## config.mk

```make
export PLATFORM = sky130hd
export DESIGN_NAME = CORDIC_COS_SIN
export DESIGN_NICKNAME = CORDIC_COS_SIN
export VERILOG_FILES = /design/flow/design.v
export SDC_FILE = /design/flow/constraint.sdc
export NUM_CORES = 4
export LEC_CHECK = 0
export CAP_MARGIN = 20
export CORE_MARGIN = 2
export CORE_UTILIZATION = 68
export CTS_CLUSTER_DIAMETER = 363
export HOLD_SLACK_MARGIN = -0.09
export SLEW_MARGIN = 20
```

## constraint.sdc

```tcl
create_clock -name core_clock -period 3.04 [get_ports {clk}]
set_input_delay 0.6080 -clock core_clock [delete_from_list [all_inputs] [get_ports {clk}]]
set_output_delay 0.6080 -clock core_clock [all_outputs]
set_load 0.01 [all_outputs]
```

## design.v

```verilog
module CORDIC_COS_SIN #(
    parameter DATA_WIDTH = 16,
    parameter PHASE_WIDTH = 32,
    parameter STAGE = 16
) (
    input clk,
    input rst,
    input en,
    input mode,      
    input signed [DATA_WIDTH-1:0] x0,
    input signed [DATA_WIDTH-1:0] y0,
    input signed [PHASE_WIDTH-1:0] phase,    
    output valid,
    output [DATA_WIDTH:0] cos,
    output [DATA_WIDTH:0] sin
);
parameter K = 32'd39797;     
parameter [PHASE_WIDTH*STAGE-1:0] atan = {32'd128, 32'd256, 32'd448, 32'd896, 32'd1856, 32'd3648, 32'd7360, 32'd14656, 32'd29312,
                                         32'd58688, 32'd117312, 32'd234368, 32'd466944, 32'd919872, 32'd1740992, 32'd2949120};
integer i, j;
wire [1:0] quadrant;
assign quadrant = phase[PHASE_WIDTH-1:PHASE_WIDTH-2];
reg signed [DATA_WIDTH:0] x_pre;
reg signed [DATA_WIDTH:0] y_pre;
reg signed [PHASE_WIDTH-1:0] z_pre;
reg signed [DATA_WIDTH:0] x [0:STAGE-1];
reg signed [DATA_WIDTH:0] y [0:STAGE-1];
reg signed [PHASE_WIDTH-1:0] z [0:STAGE-1];
reg signed [DATA_WIDTH:0] x_shift [0:STAGE-1]; 
reg signed [DATA_WIDTH:0] y_shift [0:STAGE-1];
reg [STAGE-1:0] sign;
always @(*) begin
    for(i=0; i<STAGE; i=i+1)begin
        x_shift[i] = x[i] >>> i;
        y_shift[i] = y[i] >>> i;
        sign[i] = z[i][PHASE_WIDTH-1];
    end
end
wire [DATA_WIDTH:0] x0_pos, x0_neg;
wire [DATA_WIDTH:0] y0_pos, y0_neg;
assign x0_pos = (x0 == 0) ? 0 : {1'b0, x0};
assign x0_neg = (x0 == 0) ? 0 : {1'b1, (~x0)+16'b1};
assign y0_pos = (y0 == 0) ? 0 : {1'b0, y0};
assign y0_neg = (y0 == 0) ? 0 : {1'b1, (~y0)+16'b1};
always @(posedge clk or posedge rst) begin
    if(rst)begin
        x_pre <= 0;
        y_pre <= 0;
        z_pre <= 0;
    end
    else begin
        if(en)begin
            case (quadrant)
                0:begin
                    x_pre <= x0_pos;
                    y_pre <= y0_pos;
                    z_pre <= phase;
                end
                1:begin
                    x_pre <= y0_neg;
                    y_pre <= x0_pos;
                    z_pre <= {2'b00, phase[29:0]};
                end
                2:begin
                    x_pre <= y0_pos;
                    y_pre <= x0_neg;
                    z_pre <= {2'b11, phase[29:0]};
                end
                3:begin
                    x_pre <= x0_pos;
                    y_pre <= y0_pos;
                    z_pre <= phase;
                end
            endcase
        end
        else begin
            x_pre <= 0;
            y_pre <= 0;
            z_pre <= 0;
        end
    end
end
always @(posedge clk or posedge rst) begin
    if(rst)begin
        for(i=0; i<STAGE; i=i+1)begin
            x[i] <= 0;
            y[i] <= 0;
            z[i] <= 0;
        end
    end
    else begin
        x[0] <= x_pre;
        y[0] <= y_pre;
        z[0] <= z_pre;
        for(i=0; i<STAGE-1; i=i+1)begin    
            x[i+1] <= sign[i] ? x[i]+y_shift[i] : x[i]-y_shift[i];
            y[i+1] <= sign[i] ? y[i]-x_shift[i] : y[i]+x_shift[i];
            z[i+1] <= sign[i] ? z[i]+atan[32*(i+1)-1 -: 32] : z[i]-atan[32*(i+1)-1 -: 32];
        end
    end
end
assign cos = x[STAGE-1];
assign sin = y[STAGE-1];
assign valid = en_dly[STAGE];
reg [4:0] cnt;
always @(posedge clk or posedge rst) begin
    if(rst)begin
        cnt <= 0;
    end
    else begin
        if(cnt == 0)begin
            if(en)begin
                cnt <= cnt + 1;
            end
        end
        else begin
            cnt <= (cnt == 16) ? 0 : cnt+1;
        end
    end
end
reg [STAGE:0] en_dly;
always @(posedge clk or posedge rst) begin
    if(rst)begin
        en_dly <= 0;
    end
    else begin
        en_dly[0] <= en;
        for(i=0; i<STAGE; i=i+1)begin
            en_dly[i+1] <= en_dly[i];
        end
    end
end
endmodule
```

## run.sh

```bash
#!/bin/bash
# the make line also repeats each setting of config.mk as NAME=value (left out here)
make -C /OpenROAD-flow-scripts/flow DESIGN_CONFIG=/design/flow/config.mk WORK_HOME=/design/flow/orfs CLKGATE_MAP_FILE= finish
```

==> flow_metrics.tcl, run 1 <==
# yosys + openroad results
set metrics [dict create \
    fp-utilization 0.688 \
    synth_nets 8202 \
    numPortBuffers 95 \
    xor_area_frac 0.110 \
    status "did not finish" \
    yosysTopAreaCell "dfrtp_1" \
    async_flop_share 1.00 \
    grt_use_total 0.690 \
    ys_cells 7208 \
    top_cell_area_share 0.362 \
    yosys_warnings 6 \
    yosys.area_share.simple 0.137 \
    grt_remaining_overflow 191 \
    ys_seq_frac 0.362 \
    synth_top_flop_cell "dfrtp_1" \
    topCellsByArea "dfrtp_1 36%, ha_1 16%, xnor2_1 7.5%, a21oi_1 5.0%, xor2_1 3.5%" \
    cts.sinks 983 \
    die_h_um 320 \
    lastStage "global routing" \
    coreArea_sq_mm 0.0987 \
    top_cells_by_count "983 x dfrtp_1, 882 x ha_1, 674 x a21oi_1, 578 x xnor2_1, 554 x nor2_1" \
    postSynthAreaPerCell_sq_um 9.42 \
    dieArea_sq_mm 0.102 \
    synthAoiAreaFrac 0.175 \
    rows 115 \
    firstError "[ERROR GRT-0232] Routing congestion too high. Check the congestion heatmap in the GUI." \
    cts.path.max_buffers 3 \
    dp_hpwl_um 133000 \
    yosys_area_sq_mm 0.0679 \
    syn_inst 7208 \
    edf_count 0 \
    ys_sh_mux 0.00958 \
    io_pins 103 \
    ctsHoldBuffers 0 \
    ys_types 82 \
    cts_made_buffers 106 \
    top_logic_kind "adder cells" \
    cts-root-buf "clkbuf_16" \
    most_common_cell "dfrtp_1" \
    ys_sh_adder 0.175 \
    ys_ff 983 \
    cts_max_level 3 \
    syn_area_sq_mm 0.0679 \
    die_x_um 320 \
    gp_congestion 0.968 \
]
[timing repair]
action                     CTS
resized                    489
setup endpoints to repair  175
gates cloned                 1
setup buffers              149
pin swaps                  261
[through the flow]
stage	TNS, ns	setup slack (ns)	hold WS [ns]	cell area, sq um	cells
floorplan	-	-11.11	0.331	68300	7208
global placement	-16.68	-0.483	0.331	79300	9644
detailed placement	-26.89	-0.501	0.335	79300	9644
CTS	-1.69	-0.239	0.296	86300	9989
[layer usage]
metal / track usage / overflow
met1: 0.662 / 2
met3: 0.521 / 6
met2: 0.893 / 83
met5: 0.231 / 2
met4: 0.701 / 98
==> run 2, diff against run 1 <==
Settings changed: ABC_AREA from default to 1, CORE_UTILIZATION 68 to 72, CTS_CLUSTER_DIAMETER 363 to 335, CTS_CLUSTER_SIZE from default to 99, HOLD_SLACK_MARGIN -0.09 to default, PLACE_DENSITY from default to 0.42, SETUP_SLACK_MARGIN from default to -0.19.
Clock period 3.04 ns to 2.32 ns, I/O delays scaled along.
==> flow_metrics.tcl, run 2 <==
# yosys + openroad results
set metrics [dict create \
    status "did not finish" \
    lastStage "global routing" \
    firstError "[ERROR GRT-0232] Routing congestion too high. Check the congestion heatmap in the GUI." \
    synth_top_flop_cell "dfrtp_1" \
    ys_seq_frac 0.310 \
    top_cells_by_count "3044 x nand2_1, 1357 x inv_1, 1014 x nor2_1, 983 x dfrtp_1, 882 x ha_1" \
    die_x_um 336 \
    cts_made_buffers 13 \
    dp_slack_ns -0.382 \
    gp_congestion 1.05 \
    grt_use_total 0.764 \
    yosys_warnings 6 \
    dp_hpwl_um 183000 \
    async_flop_share 1.00 \
    ys_types 62 \
    top_cell_area_share 0.310 \
    dieArea_sq_mm 0.113 \
    place_area_sq_mm 0.0910 \
    syn_inst 10986 \
    io_pins 103 \
    edf_count 0 \
    yosysTopAreaCell "dfrtp_1" \
    cts-root-buf "clkbuf_16" \
    syn_area_sq_mm 0.0793 \
    ys_sh_mux 0 \
    ys_cells 10986 \
    rows 121 \
    fp-utilization 0.728 \
    ys_sh_adder 0.150 \
    postSynthAreaPerCell_sq_um 7.22 \
    most_common_cell "nand2_1" \
    topCellsByArea "dfrtp_1 31%, nand2_1 14%, ha_1 14%, inv_1 6.4%, xor2_1 6.4%" \
    cts_max_level 1 \
    xor_area_frac 0.0757 \
    coreArea_sq_mm 0.109 \
    yosys.area_share.simple 0.281 \
    top_logic_kind "simple AND/OR/NAND/NOR gates" \
    synthAoiAreaFrac 0.113 \
    numPortBuffers 95 \
    yosys_area_sq_mm 0.0793 \
    cts.path.max_buffers 3 \
    ys_ff 983 \
    die_h_um 336 \
    grt_remaining_overflow 371 \
    cts.sinks 983 \
    synth_nets 11980 \
]
[run 2: per-stage QoR]
| step | setup TNS, ns | hold WS, ns | cells |
|---|---|---|---|
| 3_3_place_gp | -29.81 | 0.332 | 13603 |
| 2_1_floorplan | - | 0.331 | 10986 |
| 4_1_cts | -41.14 | 0.150 | 13667 |
| 3_5_place_dp | -53.67 | 0.335 | 13603 |
[run 2: what timing repair did]
item                                    in CTS
pin swaps                                  155
hold buffers                                 1
hold endpoints to repair                     1
endpoints found under the setup margin     185
buffers inserted                            55
resized                                    340
[run 2: per-layer routing]
metal  overflow  global-route usage
met1          6               0.746
met2        184               0.929
met3         21               0.634
met4        155               0.752
met5          5               0.364
==> run 3, diff against run 2 <==
Settings changed: ABC_AREA 1 to default, CORE_ASPECT_RATIO from default to 1.99, CORE_UTILIZATION 72 to 40, CTS_CLUSTER_DIAMETER 335 to 384, CTS_CLUSTER_SIZE 99 to 19, PLACE_DENSITY 0.42 to default, SETUP_SLACK_MARGIN -0.19 to default, TNS_END_PERCENT from default to 15.
Clock period 2.32 ns to 5.0 ns, I/O delays scaled along.
==> flow_metrics.tcl, run 3 <==
# flow metrics
set metrics [dict create \
    cts_setup_buffers 0 \
    drc 0 \
    viasPerCell 5.50 \
    fp-utilization 0.402 \
    cts_max_level 2 \
    cap_violations 0 \
    ant_nets 0 \
    gp_congestion 0.968 \
    crit_type "reg -> reg" \
    async_flop_share 1.00 \
    first_global_vias 55677 \
    slew_violations 0 \
    period_needed_ns 4.32 \
    hp-class "reg -> reg" \
    synthAoiAreaFrac 0.175 \
    startpoint "y[2][4]$_DFF_PP0_" \
    place_area_sq_mm 0.0722 \
    placedCellCount 9563 \
    top_logic_kind "adder cells" \
    worstPathArrival_ns 4.98 \
    finalHoldViolCount 0 \
    grt_pass1_wl_um 277000 \
    critical-path-slowest-cell "or4_1" \
    cpLargestDelayFamily "simple AND/OR/NAND/NOR gates" \
    finalCritPeriodShare 0.864 \
    coreArea_sq_mm 0.169 \
    fin_cells 9627 \
    finalSetupViolCount 0 \
    yosys.area_share.simple 0.137 \
    topCellsByArea "dfrtp_1 36%, ha_1 16%, xnor2_1 7.5%, a21oi_1 5.0%, xor2_1 3.5%" \
    cts.path.max_buffers 3 \
    cpPeakStageDelay_ns 0.65 \
    status "timing/DRC/antenna clean" \
    top_cells_by_count "983 x dfrtp_1, 882 x ha_1, 674 x a21oi_1, 578 x xnor2_1, 554 x nor2_1" \
    synth_nets 8202 \
    top_cell_area_share 0.362 \
    r2r_cells 13 \
    required_ns 5.66 \
    cts_tree "done" \
    die_h_um 585 \
    grt_max_degree 151 \
    ys_ff 983 \
    cp-start-kind "register" \
    wl_per_cell_um 18.6 \
    fin_area_sq_mm 0.0737 \
    rsz0062_at_grt "false" \
    io_pins 103 \
    relSlewSlack 0.310 \
    clock_skew_ns 0.0775 \
    worst_slew_pin_slew_ns 1.02 \
    worst-path-stages 13 \
    cp.buffers_inverters 0 \
    drtPass1Iterations 8 \
    cp-end-kind "register" \
    grt_remaining_overflow 0 \
    regToRegEndpoint "x[3][16]$_DFF_PP0_" \
    holdPathStages 0 \
    yosys_area_sq_mm 0.0679 \
    r2r_slack_ns 0.68 \
    ys_cells 7208 \
    ys_types 82 \
    yosys_warnings 6 \
    cts-root-buf "clkbuf_16" \
    min_from "en_dly[14]$_DFF_PP0_" \
    layout.nets 8360 \
    cts.clk_slew.worst_paths_ns 0.08 \
    dieArea_sq_mm 0.173 \
    ys_sh_mux 0.00958 \
    fillers 16367 \
    warning_count 77 \
    edf_count 0 \
    regArea_sq_mm 0.0246 \
    cp-endpoint "x[3][16]$_DFF_PP0_" \
    syn_area_sq_mm 0.0679 \
    clkLatencyLatePin_ns 0.75 \
    die_x_um 296 \
    dp_hpwl_um 147000 \
    vias 52966 \
    logic_area_sq_mm 0.0413 \
    antenna_found_initial 6 \
    numPortBuffers 95 \
    most_common_cell "dfrtp_1" \
    path_max_fanout 6 \
    grt_use_total 0.206 \
    cts.sinks 983 \
    postSynthAreaPerCell_sq_um 9.42 \
    wirelength_um 179000 \
    ys_sh_adder 0.175 \
    cts_made_buffers 57 \
    drt_iter0_drc 1749 \
    syn2layout_area_growth_pct 8.51 \
    xor_area_frac 0.110 \
    rows 213 \
    r2r-start "y[2][4]$_DFF_PP0_" \
    path_common_cell "or3_1" \
    hold_end "en_dly[15]$_DFF_PP0_" \
    syn_inst 7208 \
    crit_chain "or4_1 -> nor4_1 -> nor2b_1 -> and3b_1 -> nor2_1 -> xor2_1 -> ha_1 -> or3_1 -> a211oi_1 -> nor3_1 -> or3_1 -> a21oi_1 -> xnor2_1" \
    post_cts_resize_count 0 \
    ys_seq_frac 0.362 \
    yosysTopAreaCell "dfrtp_1" \
    synth_top_flop_cell "dfrtp_1" \
    fmax_mhz 231 \
    ctsHoldBuffers 0 \
]
## run 3: area by class of cell
type	count	area share
Multi-Input combinational cell	5680	0.560
Sequential cell	983	0.334
Tap cell	2257	0.0383
Timing Repair Buffer	187	0.0238
Inverter	457	0.0233
Clock buffer	57	0.0194
Clock inverter	4	0.00119
Antenna cell	2	0.0000679
## run 3: through the flow
step	hold WS, ns	setup slack (ns)	TNS (ns)	utilization
2_1_floorplan	0.331	-9.54	-9378.26	-
3_3_place_gp	0.332	0.392	0	0.427
3_5_place_dp	0.335	0.390	0	0.427
4_1_cts	0.324	0.744	0	0.436
5_1_grt	0.339	0.541	0	0.436
6_report	0.313	0.680	0	0.436
## run 3: routing by layer
layer / routed length (um) / vias up / track usage
met5: 20 / - / 0
met3: 4100 / 741 / 0.0225
li1: - / 25872 / -
met4: 21000 / 4 / 0.206
met2: 109000 / 1013 / 0.455
met1: 45700 / 25336 / 0.127
==> run 4, diff against run 3 <==
Settings changed: ABC_AREA from default to 1, CAP_MARGIN 20 to 25, CELL_PAD_IN_SITES_GLOBAL_PLACEMENT from default to 1, CORE_ASPECT_RATIO 1.99 to 1.42, CORE_MARGIN 2 to 9, CTS_CLUSTER_DIAMETER 384 to default, CTS_CLUSTER_SIZE 19 to default, SETUP_SLACK_MARGIN from default to 0.2, SLEW_MARGIN 20 to 0, TNS_END_PERCENT 15 to 50.
Clock period 5.0 ns to 2.89 ns, I/O delays scaled along.
==> flow_metrics.tcl, run 4 <==
# flow metrics
set metrics [dict create \
    topCellsByArea "dfrtp_1 31%, nand2_1 14%, ha_1 14%, inv_1 6.4%, xor2_1 6.4%" \
    edf_count 0 \
    grt_use_total 0.219 \
    io_pins 103 \
    clock_skew_ns 0.0335 \
    ys_seq_frac 0.310 \
    top_cells_by_count "3044 x nand2_1, 1357 x inv_1, 1014 x nor2_1, 983 x dfrtp_1, 882 x ha_1" \
    rsz0062_at_grt "true" \
    syn_inst 10986 \
    status "timing/DRC/antenna clean" \
    ys_sh_mux 0 \
    grt-busiest-layer "met2" \
    r2r_slack_ns 0.28 \
    required_ns 3.52 \
    coreArea_sq_mm 0.197 \
    layout.nets 12412 \
    numPortBuffers 95 \
    grt_use_met1 0.231 \
    finalSetupViolCount 0 \
    grt_use_met3 0.0200 \
    fmax_mhz 384 \
    cp-start-kind "register" \
    fin_ws_ns 0.283 \
    cts-root-buf "clkbuf_16" \
    cts_tree "done" \
    dp_hpwl_um 202000 \
    drt_iter0_drc 3238 \
    grt_pass1_wl_um 381000 \
    ys_sh_adder 0.150 \
    cp-endpoint "y[9][13]$_DFF_PP0_" \
    syn_area_sq_mm 0.0793 \
    viasPerCell 5.03 \
    finalCritPeriodShare 0.902 \
    finalHoldViolCount 0 \
    wirelength_um 241000 \
    synth_nets 11980 \
    yosys_area_sq_mm 0.0793 \
    cts.sinks 983 \
    yosys_warnings 6 \
    rows 194 \
    ant_nets 0 \
    critical-path-slowest-cell "dfrtp_1" \
    drtPass1Iterations 5 \
    path_max_fanout 4 \
    async_flop_share 1.00 \
    top_logic_kind "simple AND/OR/NAND/NOR gates" \
    relSlewSlack 0.607 \
    cap_violations 0 \
    r2r_cells 18 \
    crit_chain "inv_2 -> ha_4 -> nand2_4 -> nor4_4 -> buf_4 -> nand3_2 -> ha_1 -> nand2_1 -> nand2_2 -> ha_4 -> nand2_1 -> inv_1 -> a21oi_1 -> nor2_1 -> nor2_1 -> nand2_1 -> nand2_1 -> nand2_1" \
    cpLargestDelayFamily "simple AND/OR/NAND/NOR gates" \
    vias 71218 \
    slew_violations 0 \
    worstPathArrival_ns 3.24 \
    gp_congestion 0.911 \
    path_common_cell "nand2_1" \
    cp.buffers_inverters 3 \
    startpoint "x[8][9]$_DFF_PP0_" \
    worst_slew_pin_slew_ns 0.590 \
    fin_area_sq_mm 0.0925 \
    die_h_um 549 \
    ys_cells 10986 \
    hp-class "in -> async" \
    setup_tns_ns 0 \
    warning_count 72 \
    crit_type "reg -> reg" \
    period_needed_ns 2.61 \
    synth_top_flop_cell "dfrtp_1" \
    cts.path.max_buffers 3 \
    drc 0 \
    antenna_found_initial 1 \
    synthAoiAreaFrac 0.113 \
    ys_types 62 \
    yosysTopAreaCell "dfrtp_1" \
    most_common_cell "nand2_1" \
    dp_slack_ns 0.00291 \
    die_x_um 392 \
    use_met2 0.436 \
    cts_made_buffers 109 \
    dieArea_sq_mm 0.215 \
    place_area_sq_mm 0.0851 \
    cp-end-kind "register" \
    fp-utilization 0.402 \
    regToRegEndpoint "y[9][13]$_DFF_PP0_" \
    syn2layout_area_growth_pct 16.6 \
    wl_per_cell_um 17.0 \
    grt_max_degree 99 \
    worst-path-stages 18 \
    r2r-start "x[8][9]$_DFF_PP0_" \
    postSynthAreaPerCell_sq_um 7.22 \
    ys_ff 983 \
    cpPeakStageDelay_ns 0.41 \
    clkLatencyLatePin_ns 0.75 \
    grt_remaining_overflow 0 \
    cts.clk_slew.worst_paths_ns 0.07 \
    xor_area_frac 0.0757 \
    first_global_vias 72429 \
    top_cell_area_share 0.310 \
    cts_max_level 3 \
    yosys.area_share.simple 0.281 \
]
run 4: repair_timing:
action	4_1_cts	5_1_grt
pin swaps	10	196
setup endpoints to repair	94	242
gates cloned	0	0
resized	70	651
hold buffers	0	0
setup buffers	8	81
run 4: area by class of cell:
type | count | area (sq um)
multi-input combinational | 8540 | 51900
inverter | 1383 | 5210
fill | 20211 | 105000
antenna | 1 | 2.50
clock inverter | 68 | 921
sequential | 983 | 24600
timing repair buffer | 401 | 3510
tap | 2646 | 3310
clock buffer | 134 | 2970
run 4: metrics by stage:
| stage | hold WS [ns] | util | cells |
|---|---|---|---|
| floorplan | 0.331 | - | 10986 |
| global placement | 0.331 | 0.432 | 13864 |
| detailed placement | 0.335 | 0.432 | 13864 |
| CTS | 0.259 | 0.453 | 14074 |
| global route | 0.307 | 0.469 | 14156 |
| finish | 0.321 | 0.469 | 14156 |
run 4: routing by layer:
metal  vias to the layer above  wire, um
met5                         -         0
li1                      36744         -
met3                       448      5790
met2                      1049    131000
met4                         0     10500
met1                     32977     93500
==> run 5, diff against run 4 <==
Settings changed: CAP_MARGIN 25 to 5, CELL_PAD_IN_SITES_GLOBAL_PLACEMENT 1 to default, CORE_ASPECT_RATIO 1.42 to default, CORE_MARGIN 9 to 2, CORE_UTILIZATION 40 to 72, CTS_CLUSTER_SIZE from default to 91, PLACE_DENSITY from default to 0.35, SETUP_SLACK_MARGIN 0.2 to 0.65, SLEW_MARGIN 0 to 20, TNS_END_PERCENT 50 to default.
Clock period 2.89 ns to 2.21 ns, I/O delays scaled along.
==> flow_metrics.tcl, run 5 <==
# yosys + openroad results
set metrics [dict create \
    synth_top_flop_cell "dfrtp_1" \
    edf_count 0 \
    ys_seq_frac 0.310 \
    yosys_area_sq_mm 0.0793 \
    syn_area_sq_mm 0.0793 \
    topCellsByArea "dfrtp_1 31%, nand2_1 14%, ha_1 14%, inv_1 6.4%, xor2_1 6.4%" \
    dp_hpwl_um 195000 \
    ys_cells 10986 \
    top_logic_kind "simple AND/OR/NAND/NOR gates" \
    numPortBuffers 95 \
    firstError "[ERROR DPL-0033] detailed placement checks failed during check placement." \
    syn_inst 10986 \
    dp_slack_ns -0.555 \
    ys_sh_mux 0 \
    coreArea_sq_mm 0.109 \
    top_cell_area_share 0.310 \
    ys_sh_adder 0.150 \
    postSynthAreaPerCell_sq_um 7.22 \
    dieArea_sq_mm 0.113 \
    io_pins 103 \
    xor_area_frac 0.0757 \
    most_common_cell "nand2_1" \
    synthAoiAreaFrac 0.113 \
    rows 121 \
    die_x_um 336 \
    lastStage "clock tree synthesis" \
    async_flop_share 1.00 \
    status "did not finish" \
    yosys.area_share.simple 0.281 \
    ys_ff 983 \
    fp-utilization 0.728 \
    ys_types 62 \
    die_h_um 336 \
    gp_congestion 1.06 \
    synth_nets 11980 \
    yosysTopAreaCell "dfrtp_1" \
    top_cells_by_count "3044 x nand2_1, 1357 x inv_1, 1014 x nor2_1, 983 x dfrtp_1, 882 x ha_1" \
    yosys_warnings 6 \
]
## run 5: per-stage QoR
| step | area [sq um] | utilization | instances | hold WS [ns] | setup TNS (ns) |
|---|---|---|---|---|---|
| after floorplan | 80300 | - | 10986 | 0.331 | - |
| after global placement | 94300 | 0.865 | 13905 | 0.332 | -51.10 |
| after detailed placement | 94300 | 0.865 | 13905 | 0.335 | -85.03 |
==> run 6, diff against run 5 <==
Settings changed: ABC_AREA 1 to 0, CAP_MARGIN 5 to 20, CORE_ASPECT_RATIO from default to 1.04, CORE_UTILIZATION 72 to 41, CTS_CLUSTER_DIAMETER from default to 256, CTS_CLUSTER_SIZE 91 to default, GPL_TIMING_DRIVEN from default to 1, MAX_ROUTING_LAYER from default to met5, PLACE_DENSITY 0.35 to 0.73, SETUP_SLACK_MARGIN 0.65 to 0.32.
Clock period 2.21 ns to 6.92 ns, I/O delays scaled along.
==> flow_metrics.tcl, run 6 <==
# flow metrics
set metrics [dict create \
    cpLargestDelayFamily "AND-OR/OR-AND gates" \
    die_x_um 403 \
    crit_chain "buf_4 -> clkinv_1 -> fa_1 -> a21o_1 -> a21oi_1 -> o21ai_0 -> a22o_1 -> o41ai_1 -> o21ai_0 -> a211o_1 -> a21oi_1 -> xnor2_1" \
    yosys.area_share.simple 0.137 \
    dp_hpwl_um 115000 \
    post_cts_resize_count 0 \
    yosys_area_sq_mm 0.0679 \
    worstPathArrival_ns 5.50 \
    fmax_mhz 207 \
    wl_met1_um 58900 \
    io_pins 103 \
    worst_slew_pin_slew_ns 1.06 \
    cts.path.max_buffers 3 \
    viasPerCell 5.43 \
    rows 152 \
    syn_inst 7208 \
    required_ns 7.59 \
    cts.clk_slew.worst_paths_ns 0.06 \
    finalCritPeriodShare 0.698 \
    critical-path-slowest-cell "clkinv_1" \
    cts_max_level 3 \
    status "timing/DRC/antenna clean" \
    most_common_cell "dfrtp_1" \
    yosys_warnings 6 \
    clkLatencyLatePin_ns 0.75 \
    wirelength_um 147000 \
    xor_area_frac 0.110 \
    slew_violations 0 \
    holdPathStages 0 \
    route.met2.wl_um 77600 \
    ctsHoldBuffers 0 \
    cp-end-kind "register" \
    grt_max_degree 182 \
    ys_seq_frac 0.362 \
    postSynthAreaPerCell_sq_um 9.42 \
    ys_cells 7208 \
    cts_tree "done" \
    wl_met3_um 4670 \
    warning_count 76 \
    min_from "x_pre[14]$_DFF_PP0_" \
    cts-root-buf "clkbuf_16" \
    yosysTopAreaCell "dfrtp_1" \
    ant_nets 0 \
    ys_sh_adder 0.175 \
    hold_end "x[0][14]$_DFF_PP0_" \
    dieArea_sq_mm 0.169 \
    clock_skew_ns 0.0465 \
    first_global_vias 52542 \
    setup_tns_ns 0 \
    cp-start-kind "register" \
    cp.buffers_inverters 2 \
    cts_setup_buffers 0 \
    layout.nets 8358 \
    grt_pass1_wl_um 246000 \
    antennaDiodeCount 0 \
    relSlewSlack 0.295 \
    ys_sh_mux 0.00958 \
    vias 52145 \
    topCellsByArea "dfrtp_1 36%, ha_1 16%, xnor2_1 7.5%, a21oi_1 5.0%, xor2_1 3.5%" \
    cap_violations 0 \
    cts_made_buffers 108 \
    fp-utilization 0.412 \
    cp-endpoint "z[9][28]$_DFF_PP0_" \
    antenna_found_initial 0 \
    wl_per_cell_um 15.3 \
    top_cell_area_share 0.362 \
    hp-class "reg -> reg" \
    die_h_um 419 \
    r2r_cells 12 \
    crit_type "reg -> reg" \
    synthAoiAreaFrac 0.175 \
    ys_ff 983 \
    place_area_sq_mm 0.0716 \
    syn2layout_area_growth_pct 11.0 \
    top_cells_by_count "983 x dfrtp_1, 882 x ha_1, 674 x a21oi_1, 578 x xnor2_1, 554 x nor2_1" \
    top_logic_kind "adder cells" \
    async_flop_share 1.00 \
    syn_area_sq_mm 0.0679 \
    synth_nets 8202 \
    path_max_fanout 29 \
    finalHoldViolCount 0 \
    period_needed_ns 4.83 \
    gp_congestion 0.907 \
    holdWs_ns 0.331 \
    cts.sinks 983 \
    startpoint "z[8][31]$_DFF_PP0_" \
    fin_area_sq_mm 0.0754 \
    edf_count 0 \
    drt_iter0_drc 2658 \
    grt_remaining_overflow 0 \
    routed.top_layer "met4" \
    synth_top_flop_cell "dfrtp_1" \
    fillers 15193 \
    finalSetupViolCount 0 \
    coreArea_sq_mm 0.165 \
    r2r-start "z[8][31]$_DFF_PP0_" \
    drc 0 \
    grt_use_total 0.172 \
    drtPass1Iterations 6 \
    worst-path-stages 12 \
    regToRegEndpoint "z[9][28]$_DFF_PP0_" \
    ys_types 82 \
    rsz0062_at_grt "false" \
    cpPeakStageDelay_ns 0.91 \
    numPortBuffers 95 \
    r2r_slack_ns 2.09 \
]
[run 6: layer usage]
metal,vias to the layer above,global-route usage
met5,-,0
met2,1034,0.335
met1,24842,0.186
li1,25939,-
met4,0,0.0733
met3,330,0.0197
[run 6: stage by stage]
step / std cells / utilization / setup slack (ns)
after global placement: 9408 / 0.434 / 2.10
after CTS: 9607 / 0.457 / 2.14
after floorplan: 7208 / - / -8.00
after global routing: 9609 / 0.458 / 1.82
final: 9609 / 0.458 / 2.09
after detailed placement: 9408 / 0.434 / 2.11
[run 6: cell type report]
| cell class | instances | area, sq um | share of cell area |
|---|---|---|---|
| multi-input combinational | 5680 | 41300 | 0.548 |
| inverter | 457 | 1720 | 0.0228 |
| sequential | 983 | 24600 | 0.326 |
| tap | 2156 | 2700 | 0.0358 |
| clock buffer | 148 | 3060 | 0.0406 |
| clock inverter | 51 | 679 | 0.00902 |
| timing repair buffer | 134 | 1330 | 0.0177 |
==> run 7, diff against run 6 <==
Settings changed: CORE_UTILIZATION 41 to 71, CTS_CLUSTER_SIZE from default to 39, HOLD_SLACK_MARGIN from default to -0.1.
Clock period 6.92 ns to 3.16 ns, I/O delays scaled along.
==> flow_metrics.tcl, run 7 <==
# yosys + openroad results
set metrics [dict create \
    yosys.area_share.simple 0.137 \
    synth_top_flop_cell "dfrtp_1" \
    ys_types 82 \
    ys_cells 7208 \
    fp-utilization 0.717 \
    ys_seq_frac 0.362 \
    top_logic_kind "adder cells" \
    dp_hpwl_um 130000 \
    syn_inst 7208 \
    cts.path.max_buffers 3 \
    topCellsByArea "dfrtp_1 36%, ha_1 16%, xnor2_1 7.5%, a21oi_1 5.0%, xor2_1 3.5%" \
    die_h_um 319 \
    postSynthAreaPerCell_sq_um 9.42 \
    ys_ff 983 \
    firstError "[ERROR GRT-0232] Routing congestion too high. Check the congestion heatmap in the GUI." \
    most_common_cell "dfrtp_1" \
    lastStage "global routing" \
    synthAoiAreaFrac 0.175 \
    placedCellCount 9215 \
    rows 115 \
    yosys_warnings 6 \
    io_pins 103 \
    die_x_um 307 \
    cts_max_level 1 \
    cts.sinks 983 \
    edf_count 0 \
    async_flop_share 1.00 \
    numPortBuffers 95 \
    cts_made_buffers 29 \
    cts-root-buf "clkbuf_16" \
    xor_area_frac 0.110 \
    ys_sh_mux 0.00958 \
    gp_congestion 0.949 \
    top_cells_by_count "983 x dfrtp_1, 882 x ha_1, 674 x a21oi_1, 578 x xnor2_1, 554 x nor2_1" \
    dieArea_sq_mm 0.0981 \
    coreArea_sq_mm 0.0947 \
    ctsHoldBuffers 0 \
    ys_sh_adder 0.175 \
    yosysTopAreaCell "dfrtp_1" \
    grt_use_total 0.839 \
    yosys_area_sq_mm 0.0679 \
    status "did not finish" \
    top_cell_area_share 0.362 \
    grt_remaining_overflow 1436 \
    place_area_sq_mm 0.0764 \
    synth_nets 8202 \
    syn_area_sq_mm 0.0679 \
]
-- run 7: timing repair --
action	4_1_cts
buffers inserted	350
endpoints found under the setup margin	284
gates cloned	3
resized	1025
pin swaps	598
-- run 7: metrics by stage --
| step | util | hold slack (ns) | setup slack (ns) | TNS, ns |
|---|---|---|---|---|
| global placement | 0.807 | 0.331 | -0.358 | -7.11 |
| detailed placement | 0.807 | 0.335 | -0.401 | -14.42 |
| CTS | 0.891 | 0.344 | -0.225 | -0.946 |
| floorplan | - | 0.331 | -11.01 | - |
-- run 7: metal layers --
layer	overflow	track usage
met5	9	0.502
met4	469	0.876
met3	61	0.710
met2	872	0.993
met1	25	0.804
==> run 8, diff against run 7 <==
Settings changed: CORE_UTILIZATION 71 to 72, CTS_CLUSTER_SIZE 39 to default, HOLD_SLACK_MARGIN -0.1 to default, SETUP_SLACK_MARGIN 0.32 to default.
Clock period 3.16 ns to 3.1 ns, I/O delays scaled along.
==> flow_metrics.tcl, run 8 <==
# yosys + openroad results
set metrics [dict create \
    yosys_warnings 6 \
    die_h_um 317 \
    grt_use_total 0.816 \
    dp_hpwl_um 136000 \
    syn_area_sq_mm 0.0679 \
    place_area_sq_mm 0.0776 \
    yosysTopAreaCell "dfrtp_1" \
    firstError "[ERROR GRT-0232] Routing congestion too high. Check the congestion heatmap in the GUI." \
    most_common_cell "dfrtp_1" \
    edf_count 0 \
    topCellsByArea "dfrtp_1 36%, ha_1 16%, xnor2_1 7.5%, a21oi_1 5.0%, xor2_1 3.5%" \
    fp-utilization 0.728 \
    postSynthAreaPerCell_sq_um 9.42 \
    synth_top_flop_cell "dfrtp_1" \
    cts.sinks 983 \
    cts_max_level 3 \
    cts-root-buf "clkbuf_16" \
    dieArea_sq_mm 0.0968 \
    io_pins 103 \
    xor_area_frac 0.110 \
    synth_nets 8202 \
    ys_seq_frac 0.362 \
    yosys_area_sq_mm 0.0679 \
    ys_sh_adder 0.175 \
    status "did not finish" \
    top_cells_by_count "983 x dfrtp_1, 882 x ha_1, 674 x a21oi_1, 578 x xnor2_1, 554 x nor2_1" \
    coreArea_sq_mm 0.0933 \
    ys_cells 7208 \
    cts.path.max_buffers 3 \
    ys_ff 983 \
    cts_made_buffers 101 \
    numPortBuffers 95 \
    syn_inst 7208 \
    grt_remaining_overflow 560 \
    rows 114 \
    gp_congestion 0.949 \
    ys_types 82 \
    async_flop_share 1.00 \
    top_logic_kind "adder cells" \
    lastStage "global routing" \
    ys_sh_mux 0.00958 \
    synthAoiAreaFrac 0.175 \
    die_x_um 305 \
    yosys.area_share.simple 0.137 \
    top_cell_area_share 0.362 \
]
-- run 8: routing by layer --
metal,GRT overflow,GRT usage
met3,65,0.691
met4,194,0.828
met1,50,0.795
met2,243,0.966
met5,8,0.523
-- run 8: repair_timing --
action                     in CTS
setup endpoints to repair     162
gates cloned                    0
gates resized                 339
hold endpoints to repair        0
pin swaps                     143
buffers inserted               77
hold buffers                    0
-- run 8: per-stage QoR --
stage | worst slack [ns] | instances | hold WS, ns | setup TNS, ns | util
floorplan | -11.06 | 7208 | 0.331 | - | -
global placement | -0.417 | 9366 | 0.332 | -10.56 | 0.831
detailed placement | -0.452 | 9366 | 0.335 | -19.86 | 0.831
CTS | -0.184 | 9629 | 0.197 | -0.558 | 0.891
==> run 9, diff against run 8 <==
Settings changed: ABC_AREA 0 to default, CAP_MARGIN 20 to 25, CORE_ASPECT_RATIO 1.04 to 0.63, CORE_UTILIZATION 72 to 40, CTS_CLUSTER_DIAMETER 256 to default, GPL_TIMING_DRIVEN 1 to default, MAX_ROUTING_LAYER met5 to default, PLACE_DENSITY 0.73 to default.
Clock period 3.1 ns to 5.0 ns, I/O delays scaled along.
==> flow_metrics.tcl, run 9 <==
# flow metrics
set metrics [dict create \
    status "timing/DRC/antenna clean" \
    top_logic_kind "adder cells" \
    required_ns 5.59 \
    min_from "z[12][6]$_DFF_PP0_" \
    antenna_found_initial 7 \
    top_cell_area_share 0.362 \
    yosys_warnings 6 \
    fmax_mhz 234 \
    critical-path-slowest-cell "a2111oi_0" \
    ys_seq_frac 0.362 \
    cp.buffers_inverters 1 \
    wl_per_cell_um 16.3 \
    topCellsByArea "dfrtp_1 36%, ha_1 16%, xnor2_1 7.5%, a21oi_1 5.0%, xor2_1 3.5%" \
    path_max_fanout 3 \
    synth_top_flop_cell "dfrtp_1" \
    placedCellCount 9513 \
    hold_end "z[13][6]$_DFF_PP0_" \
    first_global_vias 50174 \
    cpLargestDelayFamily "AND-OR/OR-AND gates" \
    drtPass1Iterations 6 \
    fp-utilization 0.405 \
    cap_violations 0 \
    clkLatencyLatePin_ns 0.72 \
    cts.sinks 983 \
    cp-endpoint "y[15][15]$_DFF_PP0_" \
    finalCritPeriodShare 0.854 \
    ys_cells 7208 \
    viasPerCell 5.39 \
    clock_skew_ns 0.0393 \
    ant_nets 0 \
    slew_violations 0 \
    ys_types 82 \
    crit_chain "inv_1 -> ha_1 -> mux2i_1 -> ha_1 -> nor2b_1 -> o21ai_0 -> a21boi_0 -> o211ai_1 -> a21oi_1 -> a2111oi_0 -> nor3_1 -> o21ai_0 -> or3b_2" \
    crit_type "reg -> reg" \
    relSlewSlack 0.346 \
    fin_area_sq_mm 0.0754 \
    wirelength_um 158000 \
    grt_remaining_overflow 0 \
    syn2layout_area_growth_pct 11.0 \
    dp_hpwl_um 124000 \
    syn_area_sq_mm 0.0679 \
    most_common_cell "dfrtp_1" \
    cpPeakStageDelay_ns 0.75 \
    dieArea_sq_mm 0.173 \
    layout.nets 8369 \
    fillers 15850 \
    ys_sh_mux 0.00958 \
    regToRegEndpoint "y[15][15]$_DFF_PP0_" \
    cts_max_level 3 \
    r2r_cells 13 \
    finalHoldViolCount 0 \
    async_flop_share 1.00 \
    cts_made_buffers 98 \
    die_h_um 331 \
    synth_nets 8202 \
    cp-end-kind "register" \
    worst-path-stages 13 \
    cts-root-buf "clkbuf_16" \
    die_x_um 523 \
    yosysTopAreaCell "dfrtp_1" \
    ys_ff 983 \
    regArea_sq_mm 0.0246 \
    grt_use_total 0.182 \
    grt_pass1_wl_um 261000 \
    cts.path.max_buffers 3 \
    yosys.area_share.simple 0.137 \
    rsz0062_at_grt "false" \
    holdWs_ns 0.342 \
    coreArea_sq_mm 0.168 \
    logic_area_sq_mm 0.0413 \
    r2r_slack_ns 0.73 \
    fin_cells 9695 \
    top_cells_by_count "983 x dfrtp_1, 882 x ha_1, 674 x a21oi_1, 578 x xnor2_1, 554 x nor2_1" \
    finalSetupViolCount 0 \
    worstPathArrival_ns 4.86 \
    postSynthAreaPerCell_sq_um 9.42 \
    io_pins 103 \
    startpoint "x[14][14]$_DFF_PP0_" \
    period_needed_ns 4.27 \
    ctsHoldBuffers 0 \
    warning_count 72 \
    cp-start-kind "register" \
    xor_area_frac 0.110 \
    r2r-start "x[14][14]$_DFF_PP0_" \
    cts.clk_slew.worst_paths_ns 0.07 \
    syn_inst 7208 \
    grt_max_degree 126 \
    edf_count 0 \
    synthAoiAreaFrac 0.175 \
    cts_setup_buffers 0 \
    rows 119 \
    place_area_sq_mm 0.0719 \
    drc 0 \
    hp-class "reg -> reg" \
    numPortBuffers 95 \
    worst_slew_pin_slew_ns 0.979 \
    post_cts_resize_count 0 \
    holdPathStages 0 \
    cts_tree "done" \
    yosys_area_sq_mm 0.0679 \
    ys_sh_adder 0.175 \
    gp_congestion 0.874 \
    drt_iter0_drc 3759 \
    vias 52209 \
]
[run 9: per-layer routing]
metal / global-route usage / routed length [um]
met1: 0.285 / 82800
met2: 0.262 / 64200
met3: 0.0289 / 8250
met4: 0.0345 / 2560
met5: 0 / 0
[run 9: layout make-up]
| cell class | instances | share of cell area |
|---|---|---|
| multi-input combinational | 5680 | 0.547 |
| clock inverter | 51 | 0.00898 |
| clock buffer | 130 | 0.0368 |
| inverter | 457 | 0.0228 |
| sequential | 983 | 0.326 |
| tap | 2238 | 0.0372 |
| antenna | 1 | 0.0000332 |
| timing repair buffer | 155 | 0.0205 |
[run 9: stage by stage]
step,util,setup WS [ns],setup TNS (ns)
CTS,0.449,0.710,0
floorplan,-,-9.54,-9378.26
global route,0.449,0.292,0
global placement,0.428,0.547,0
detailed placement,0.429,0.602,0
finish,0.449,0.729,0
==> run 10, diff against run 9 <==
Settings changed: CAP_MARGIN 25 to 20, CORE_ASPECT_RATIO 0.63 to default, CORE_UTILIZATION 40 to 58, SETUP_SLACK_MARGIN from default to 0.47.
Clock period 5.0 ns to 2.7 ns, I/O delays scaled along.
==> flow_metrics.tcl, run 10 <==
# flow metrics
set metrics [dict create \
    place_area_sq_mm 0.0859 \
    crit_type "reg -> reg" \
    cts_max_level 3 \
    r2r_cells 12 \
    grt_use_total 0.338 \
    wirelength_um 232000 \
    cp.buffers_inverters 0 \
    warning_count 72 \
    path_max_fanout 3 \
    cpLargestDelayFamily "simple AND/OR/NAND/NOR gates" \
    yosysTopAreaCell "dfrtp_1" \
    rsz0062_at_grt "true" \
    clock_skew_ns 0.0208 \
    setup_tns_ns -97.06 \
    edf_count 0 \
    so_faults "setup timing" \
    fin_area_sq_mm 0.101 \
    worstPathArrival_ns 4.05 \
    cts.path.max_buffers 3 \
    xor_area_frac 0.110 \
    fmax_mhz 291 \
    synthAoiAreaFrac 0.175 \
    cpPeakStageDelay_ns 0.44 \
    grt_pass1_wl_um 333000 \
    postSynthAreaPerCell_sq_um 9.42 \
    cts-root-buf "clkbuf_16" \
    dp_hpwl_um 143000 \
    period_needed_ns 3.43 \
    grt-busiest-layer "met2" \
    cts.sinks 983 \
    wl_per_cell_um 20.4 \
    cts_made_buffers 109 \
    most_common_cell "dfrtp_1" \
    hp-class "in -> async" \
    ant_nets 0 \
    vias 67228 \
    die_x_um 346 \
    die_h_um 346 \
    yosys_area_sq_mm 0.0679 \
    holdWs_ns 0.279 \
    numPortBuffers 95 \
    crit_chain "nor3_2 -> nor3b_4 -> nand2_1 -> ha_1 -> mux2i_1 -> ha_1 -> a21o_1 -> a21o_1 -> a211o_1 -> a2111oi_2 -> nor3_1 -> xor2_1" \
    worst-path-stages 12 \
    synth_top_flop_cell "dfrtp_1" \
    top_logic_kind "adder cells" \
    rows 125 \
    cts_tree "done" \
    topCellsByArea "dfrtp_1 36%, ha_1 16%, xnor2_1 7.5%, a21oi_1 5.0%, xor2_1 3.5%" \
    cts.clk_slew.worst_paths_ns 0.06 \
    fin_ws_ns -0.733 \
    cp-end-kind "register" \
    dp_slack_ns -1.05 \
    ys_sh_adder 0.175 \
    use_met2 0.622 \
    syn_area_sq_mm 0.0679 \
    drt_iter0_drc 4914 \
    cp-endpoint "x[9][13]$_DFF_PP0_" \
    syn_inst 7208 \
    r2r_slack_ns -0.73 \
    top_cell_area_share 0.362 \
    startpoint "y[8][12]$_DFF_PP0_" \
    grt_use_met1 0.389 \
    required_ns 3.31 \
    r2r-start "y[8][12]$_DFF_PP0_" \
    drc 0 \
    dieArea_sq_mm 0.120 \
    ys_ff 983 \
    layout.nets 10753 \
    ys_types 82 \
    regToRegEndpoint "x[9][13]$_DFF_PP0_" \
    ys_sh_mux 0.00958 \
    gp_congestion 0.935 \
    cap_violations 0 \
    final_util 0.867 \
    synth_nets 8202 \
    top_cells_by_count "983 x dfrtp_1, 882 x ha_1, 674 x a21oi_1, 578 x xnor2_1, 554 x nor2_1" \
    syn2layout_area_growth_pct 48.4 \
    grt_max_degree 95 \
    clkLatencyLatePin_ns 0.74 \
    yosys.area_share.simple 0.137 \
    coreArea_sq_mm 0.116 \
    finalCritPeriodShare 1.27 \
    fillers 5722 \
    yosys_warnings 6 \
    relSlewSlack 0.463 \
    slew_violations 0 \
    antenna_found_initial 3 \
    ys_cells 7208 \
    drtPass1Iterations 6 \
    fp-utilization 0.584 \
    critical-path-slowest-cell "nor3_2" \
    async_flop_share 1.00 \
    ys_seq_frac 0.362 \
    viasPerCell 5.91 \
    finalHoldViolCount 0 \
    io_pins 103 \
    worst_slew_pin_slew_ns 0.804 \
    first_global_vias 66794 \
    finalSetupViolCount 378 \
    cp-start-kind "register" \
    grt_use_met3 0.0437 \
    status "complete, but fails checks" \
    grt_remaining_overflow 0 \
]
[run 10: cell type report]
type                    count  area [sq um]  area share
clock buffers             153          3200      0.0317
multi-input cells        5680         48200       0.479
flip-flops and latches    983         24600       0.244
inverters                 457          1800      0.0179
repair buffers           2528         20400       0.203
clock inverters            47           591     0.00586
diodes                      4          10.0   0.0000993
well taps                1524          1910      0.0189
[run 10: metal layers]
metal	vias up	wire, um
li1	30787	-
met1	32775	87300
met2	2607	117000
met3	1059	12700
met4	0	15500
met5	-	0
[run 10: repair_timing]
item                       in CTS  in global routing
setup buffers                 368                116
resized                      1118                544
hold buffers                    0                  0
gates cloned                    1                  0
pin swaps                     722                470
setup endpoints to repair     627                668
[run 10: metrics by stage]
step	std cells
after floorplan	7208
after global placement	10687
after detailed placement	10687
after CTS	11256
after global routing	11372
final	11376
==> run 11, diff against run 10 <==
Settings changed: CORE_UTILIZATION 58 to 70, CTS_CLUSTER_DIAMETER from default to 358, CTS_CLUSTER_SIZE from default to 36, SETUP_SLACK_MARGIN 0.47 to default.
Clock period 2.7 ns to 2.91 ns, I/O delays scaled along.
==> flow_metrics.tcl, run 11 <==
# yosys + openroad results
set metrics [dict create \
    status "did not finish" \
    lastStage "global routing" \
    firstError "[ERROR GRT-0232] Routing congestion too high. Check the congestion heatmap in the GUI." \
    syn_inst 7208 \
    cts-root-buf "clkbuf_16" \
    cts_made_buffers 31 \
    ys_types 82 \
    cts.sinks 983 \
    synth_nets 8202 \
    topCellsByArea "dfrtp_1 36%, ha_1 16%, xnor2_1 7.5%, a21oi_1 5.0%, xor2_1 3.5%" \
    ys_sh_mux 0.00958 \
    cts_max_level 1 \
    gp_congestion 1.03 \
    die_h_um 315 \
    coreArea_sq_mm 0.0964 \
    ys_seq_frac 0.362 \
    ys_ff 983 \
    numPortBuffers 95 \
    xor_area_frac 0.110 \
    dieArea_sq_mm 0.0995 \
    synth_top_flop_cell "dfrtp_1" \
    top_cell_area_share 0.362 \
    yosys.area_share.simple 0.137 \
    yosys_area_sq_mm 0.0679 \
    ctsHoldBuffers 0 \
    top_cells_by_count "983 x dfrtp_1, 882 x ha_1, 674 x a21oi_1, 578 x xnor2_1, 554 x nor2_1" \
    io_pins 103 \
    postSynthAreaPerCell_sq_um 9.42 \
    top_logic_kind "adder cells" \
    syn_area_sq_mm 0.0679 \
    grt_use_total 1.06 \
    yosys_warnings 6 \
    cts.path.max_buffers 3 \
    dp_slack_ns -0.612 \
    synthAoiAreaFrac 0.175 \
    fp-utilization 0.704 \
    ys_cells 7208 \
    rows 114 \
    dp_hpwl_um 141000 \
    grt_remaining_overflow 10563 \
    yosysTopAreaCell "dfrtp_1" \
    ys_sh_adder 0.175 \
    edf_count 0 \
    most_common_cell "dfrtp_1" \
    die_x_um 315 \
    async_flop_share 1.00 \
]
[run 11: timing repair]
action                     in CTS
pin swaps                     561
setup endpoints to repair     245
gates resized                 887
setup buffers                 274
[run 11: routing by layer]
| metal | global-route usage | GRT overflow |
|---|---|---|
| met4 | 1.19 | 1938 |
| met2 | 1.41 | 8287 |
| met5 | 0.589 | 28 |
| met1 | 0.911 | 133 |
| met3 | 0.824 | 177 |
[run 11: stage by stage]
step	std cells	setup TNS, ns	cell area (sq um)
detailed placement	9818	-50.00	80800
CTS	10112	-6.57	87400
floorplan	7208	-	68400
global placement	9818	-30.49	80800
==> run 12, diff against run 11 <==
Settings changed: ABC_AREA from default to 1, CELL_PAD_IN_SITES_DETAIL_PLACEMENT from default to 1, CORE_ASPECT_RATIO from default to 1.64, CORE_UTILIZATION 70 to 64, CTS_CLUSTER_DIAMETER 358 to default, CTS_CLUSTER_SIZE 36 to default, GPL_ROUTABILITY_DRIVEN from default to 1, PLACE_DENSITY from default to 0.46, SLEW_MARGIN 20 to 10.
Clock period 2.91 ns to 5.3 ns, I/O delays scaled along.
==> flow_metrics.tcl, run 12 <==
# yosys + openroad results
set metrics [dict create \
    top_cell_area_share 0.310 \
    status "did not finish" \
    ys_sh_adder 0.150 \
    ys_cells 10986 \
    top_logic_kind "simple AND/OR/NAND/NOR gates" \
    yosys_area_sq_mm 0.0793 \
    synth_top_flop_cell "dfrtp_1" \
    postSynthAreaPerCell_sq_um 7.22 \
    yosys_warnings 6 \
    die_h_um 455 \
    ys_ff 983 \
    ys_seq_frac 0.310 \
    rows 165 \
    dieArea_sq_mm 0.127 \
    ys_types 62 \
    syn_inst 10986 \
    topCellsByArea "dfrtp_1 31%, nand2_1 14%, ha_1 14%, inv_1 6.4%, xor2_1 6.4%" \
    io_pins 103 \
    edf_count 0 \
    firstError "[ERROR DPL-0033] detailed placement checks failed during check placement." \
    synth_nets 11980 \
    most_common_cell "nand2_1" \
    numPortBuffers 95 \
    coreArea_sq_mm 0.123 \
    synthAoiAreaFrac 0.113 \
    lastStage "detailed placement" \
    yosysTopAreaCell "dfrtp_1" \
    syn_area_sq_mm 0.0793 \
    die_x_um 279 \
    top_cells_by_count "3044 x nand2_1, 1357 x inv_1, 1014 x nor2_1, 983 x dfrtp_1, 882 x ha_1" \
    ys_sh_mux 0 \
    async_flop_share 1.00 \
    fp-utilization 0.644 \
    xor_area_frac 0.0757 \
    yosys.area_share.simple 0.281 \
    gp_congestion 1.02 \
]
-- run 12: per-stage QoR --
step           setup TNS, ns  worst slack (ns)
2_1_floorplan       -9142.34             -9.30
3_3_place_gp               0              1.75
==> run 13, diff against run 12 <==
Settings changed: CAP_MARGIN 20 to 5, CELL_PAD_IN_SITES_DETAIL_PLACEMENT 1 to default, CORE_ASPECT_RATIO 1.64 to default, CORE_UTILIZATION 64 to 58, GPL_ROUTABILITY_DRIVEN 1 to 0, GPL_TIMING_DRIVEN from default to 0, MAX_ROUTING_LAYER from default to met5, MIN_ROUTING_LAYER from default to met1, PLACE_DENSITY 0.46 to default, PLACE_DENSITY_LB_ADDON from default to 0.05, SETUP_SLACK_MARGIN from default to 0.6, SLEW_MARGIN 10 to 20, TNS_END_PERCENT from default to 55.
Clock period 5.3 ns to 4.23 ns, I/O delays scaled along.
==> flow_metrics.tcl, run 13 <==
# flow metrics
set metrics [dict create \
    most_common_cell "nand2_1" \
    drt_iter0_drc 5206 \
    layout.nets 12222 \
    rsz0062_at_grt "true" \
    edf_count 0 \
    cts_tree "done" \
    antenna_found_initial 1 \
    slew_violations 0 \
    finalCritPeriodShare 0.808 \
    die_h_um 374 \
    finalSetupViolCount 0 \
    r2r_cells 12 \
    cts-root-buf "clkbuf_16" \
    die_x_um 374 \
    finalHoldViolCount 0 \
    regToRegEndpoint "x[8][12]$_DFF_PP0_" \
    syn_area_sq_mm 0.0793 \
    worst_slew_pin_slew_ns 0.783 \
    syn2layout_area_growth_pct 10.2 \
    route.met2.wl_um 101000 \
    cts.clk_slew.worst_paths_ns 0.06 \
    ant_nets 0 \
    synth_nets 11980 \
    grt_remaining_overflow 0 \
    clkLatencyLatePin_ns 0.73 \
    path_common_cell "nand2_1" \
    cpPeakStageDelay_ns 0.62 \
    crit_chain "buf_2 -> inv_1 -> buf_2 -> o21ai_0 -> fa_1 -> nand3_1 -> nand2_1 -> nand2_1 -> nand2_1 -> nand2_1 -> nand2_1 -> xor2_1" \
    period_needed_ns 3.42 \
    required_ns 4.83 \
    fillers 12187 \
    wirelength_um 206000 \
    r2r_slack_ns 0.81 \
    cp-start-kind "register" \
    xor_area_frac 0.0757 \
    yosys.area_share.simple 0.281 \
    top_logic_kind "simple AND/OR/NAND/NOR gates" \
    async_flop_share 1.00 \
    vias 72373 \
    cap_violations 0 \
    viasPerCell 5.52 \
    drtPass1Iterations 8 \
    cts.path.max_buffers 3 \
    top_cell_area_share 0.310 \
    synth_top_flop_cell "dfrtp_1" \
    place_area_sq_mm 0.0833 \
    regArea_sq_mm 0.0246 \
    cts.sinks 983 \
    ys_cells 10986 \
    postSynthAreaPerCell_sq_um 7.22 \
    first_global_vias 69339 \
    topCellsByArea "dfrtp_1 31%, nand2_1 14%, ha_1 14%, inv_1 6.4%, xor2_1 6.4%" \
    wl_met1_um 85300 \
    cts_made_buffers 109 \
    cp-end-kind "register" \
    fp-utilization 0.585 \
    hold_end "y[0][1]$_DFF_PP0_" \
    numPortBuffers 95 \
    crit_type "reg -> reg" \
    ys_sh_adder 0.150 \
    hp-class "reg -> reg" \
    ys_types 62 \
    critical-path-slowest-cell "buf_2" \
    fmax_mhz 292 \
    yosys_warnings 6 \
    cp.buffers_inverters 3 \
    clock_skew_ns 0.0261 \
    logic_area_sq_mm 0.0491 \
    drc 0 \
    top_cells_by_count "3044 x nand2_1, 1357 x inv_1, 1014 x nor2_1, 983 x dfrtp_1, 882 x ha_1" \
    cp-endpoint "x[8][12]$_DFF_PP0_" \
    dieArea_sq_mm 0.140 \
    worst-path-stages 12 \
    holdWs_ns 0.343 \
    wl_per_cell_um 15.7 \
    dp_hpwl_um 170000 \
    fin_area_sq_mm 0.0875 \
    r2r-start "z[7][31]$_DFF_PP0_" \
    synthAoiAreaFrac 0.113 \
    holdPathStages 0 \
    grt_use_total 0.293 \
    yosys_area_sq_mm 0.0793 \
    relSlewSlack 0.474 \
    path_max_fanout 29 \
    syn_inst 10986 \
    ctsHoldBuffers 0 \
    startpoint "z[7][31]$_DFF_PP0_" \
    warning_count 69 \
    ys_sh_mux 0 \
    cts_max_level 3 \
    io_pins 103 \
    ys_ff 983 \
    rows 135 \
    grt_pass1_wl_um 340000 \
    ys_seq_frac 0.310 \
    yosysTopAreaCell "dfrtp_1" \
    grt_max_degree 38 \
    min_from "y_pre[1]$_DFF_PP0_" \
    worstPathArrival_ns 4.02 \
    cpLargestDelayFamily "buffers and inverters" \
    routed.top_layer "met4" \
    status "timing/DRC/antenna clean" \
    wl_met3_um 9680 \
    coreArea_sq_mm 0.136 \
]
==> run 13: what timing repair did <==
item,CTS,global route
setup endpoints to repair,4,8
gates resized,2,1
pin swaps,0,0
buffers inserted,0,0
==> run 13: final cells by class <==
type,instances,share of cell area
multi-input cells,8540,0.562
flip-flops and latches,983,0.281
inverters,1383,0.0594
clock buffers,134,0.0349
well taps,1781,0.0255
repair buffers,131,0.0195
clock inverters,71,0.0127
plain buffers,80,0.00471
diodes,1,0.0000286
==> run 13: metal layers <==
metal  vias to the layer above  track usage
li1                      36336            -
met5                         -            0
met4                         0        0.127
met1                     33478        0.356
met2                      2076        0.524
met3                       483       0.0307
==> run 13: per-stage QoR <==
stage / utilization / worst slack [ns] / TNS [ns] / instances
6_report: 0.645 / 0.811 / 0 / 13104
5_1_grt: 0.645 / 0.556 / 0 / 13103
4_1_cts: 0.645 / 0.738 / 0 / 13103
3_5_place_dp: 0.614 / 0.575 / 0 / 12898
3_3_place_gp: 0.608 / -15.19 / - / 12862
2_1_floorplan: - / -10.16 / -9983.79 / 10986
==> run 14, diff against run 13 <==
Settings changed: ABC_AREA 1 to default, CAP_MARGIN 5 to 20, CELL_PAD_IN_SITES_DETAIL_PLACEMENT from default to 0, CELL_PAD_IN_SITES_GLOBAL_PLACEMENT from default to 1, CORE_UTILIZATION 58 to 24, GPL_ROUTABILITY_DRIVEN 0 to default, GPL_TIMING_DRIVEN 0 to default, MAX_ROUTING_LAYER met5 to met4, PLACE_DENSITY_LB_ADDON 0.05 to 0.04, SETUP_SLACK_MARGIN 0.6 to 0.41, SLEW_MARGIN 20 to 35, TNS_END_PERCENT 55 to default.
Clock period 4.23 ns to 4.53 ns, I/O delays scaled along.
==> flow_metrics.tcl, run 14 <==
# flow metrics
set metrics [dict create \
    top_logic_kind "adder cells" \
    layout.nets 8452 \
    regToRegEndpoint "y[15][15]$_DFF_PP0_" \
    worst_slew_pin_slew_ns 0.798 \
    worstPathArrival_ns 4.64 \
    postSynthAreaPerCell_sq_um 9.42 \
    ys_types 82 \
    warning_count 75 \
    cap_violations 0 \
    die_h_um 536 \
    status "timing/DRC/antenna clean" \
    ys_seq_frac 0.362 \
    worst-path-stages 14 \
    use_met2 0.245 \
    relSlewSlack 0.464 \
    cts.sinks 983 \
    ant_nets 0 \
    ys_sh_mux 0.00958 \
    most_common_cell "dfrtp_1" \
    dp_hpwl_um 161000 \
    die_x_um 536 \
    synth_top_flop_cell "dfrtp_1" \
    edf_count 0 \
    ys_sh_adder 0.175 \
    cp-start-kind "register" \
    r2r_slack_ns 0.56 \
    grt_use_met3 0.0152 \
    setup_tns_ns 0 \
    r2r-start "x[14][16]$_DFF_PP0_" \
    cts_tree "done" \
    finalCritPeriodShare 0.877 \
    clkLatencyLatePin_ns 0.82 \
    period_needed_ns 3.97 \
    cp.buffers_inverters 3 \
    post_cts_resize_count 0 \
    required_ns 5.20 \
    cts_setup_buffers 0 \
    cts.clk_slew.worst_paths_ns 0.05 \
    cpPeakStageDelay_ns 0.52 \
    grt-busiest-layer "met2" \
    syn_inst 7208 \
    rsz0062_at_grt "true" \
    yosysTopAreaCell "dfrtp_1" \
    fp-utilization 0.241 \
    viasPerCell 4.54 \
    yosys_warnings 6 \
    startpoint "x[14][16]$_DFF_PP0_" \
    cts-root-buf "clkbuf_16" \
    critical-path-slowest-cell "a2111oi_1" \
    io_pins 103 \
    syn_area_sq_mm 0.0679 \
    clock_skew_ns 0.0556 \
    top_cell_area_share 0.362 \
    vias 51380 \
    wirelength_um 201000 \
    gp_congestion 0.772 \
    finalHoldViolCount 0 \
    cpLargestDelayFamily "AND-OR/OR-AND gates" \
    hold_end "z[8][6]$_DFF_PP0_" \
    numPortBuffers 95 \
    antenna_found_initial 5 \
    wl_per_cell_um 17.8 \
    holdPathStages 0 \
    xor_area_frac 0.110 \
    syn2layout_area_growth_pct 16.1 \
    grt_use_met1 0.180 \
    drt_iter0_drc 2403 \
    drc 0 \
    fmax_mhz 252 \
    hp-class "reg -> reg" \
    synth_nets 8202 \
    cp-end-kind "register" \
    crit_chain "inv_1 -> nand3_1 -> ha_1 -> inv_1 -> o21ai_0 -> ha_1 -> a21boi_0 -> o211ai_1 -> a21oi_1 -> a2111oi_1 -> buf_4 -> nor3_1 -> o21ai_0 -> or3b_2" \
    first_global_vias 53253 \
    ctsHoldBuffers 0 \
    finalSetupViolCount 0 \
    topCellsByArea "dfrtp_1 36%, ha_1 16%, xnor2_1 7.5%, a21oi_1 5.0%, xor2_1 3.5%" \
    async_flop_share 1.00 \
    yosys_area_sq_mm 0.0679 \
    grt_remaining_overflow 0 \
    grt_max_degree 124 \
    cts_max_level 4 \
    cts_made_buffers 143 \
    yosys.area_share.simple 0.137 \
    ys_cells 7208 \
    ys_ff 983 \
    slew_violations 0 \
    r2r_cells 14 \
    final_util 0.280 \
    grt_use_total 0.144 \
    grt_pass1_wl_um 316000 \
    min_from "z[7][6]$_DFF_PP0_" \
    path_max_fanout 4 \
    synthAoiAreaFrac 0.175 \
    cts.path.max_buffers 4 \
    dieArea_sq_mm 0.287 \
    drtPass1Iterations 7 \
    crit_type "reg -> reg" \
    rows 195 \
    top_cells_by_count "983 x dfrtp_1, 882 x ha_1, 674 x a21oi_1, 578 x xnor2_1, 554 x nor2_1" \
    coreArea_sq_mm 0.282 \
    cp-endpoint "y[15][15]$_DFF_PP0_" \
]
==> run 14: final cells by class <==
type | count | area (sq um)
Fill cell | 29761 | 203000
Multi-Input combinational cell | 5680 | 41300
Sequential cell | 983 | 24600
Tap cell | 3743 | 4680
Clock buffer | 198 | 4180
Timing Repair Buffer | 193 | 1830
Inverter | 457 | 1720
Clock inverter | 55 | 552
Antenna cell | 3 | 7.51
==> run 14: per-stage QoR <==
step	instance area, sq um	std cells	hold slack (ns)	setup WS (ns)
after floorplan	67900	7208	0.331	-9.92
after global placement	74100	11056	0.332	0.248
after detailed placement	74100	11056	0.335	0.249
after CTS	78800	11309	0.340	0.477
after global routing	78900	11311	0.346	0.327
final	78900	11312	0.344	0.556
==> run 14: per-layer routing <==
metal	routed length, um	share of wire	up-vias
met5	0	0	-
met4	4580	0.023	0
met3	5320	0.026	228
met2	98500	0.49	539
met1	92500	0.46	24450
li1	-	-	26163
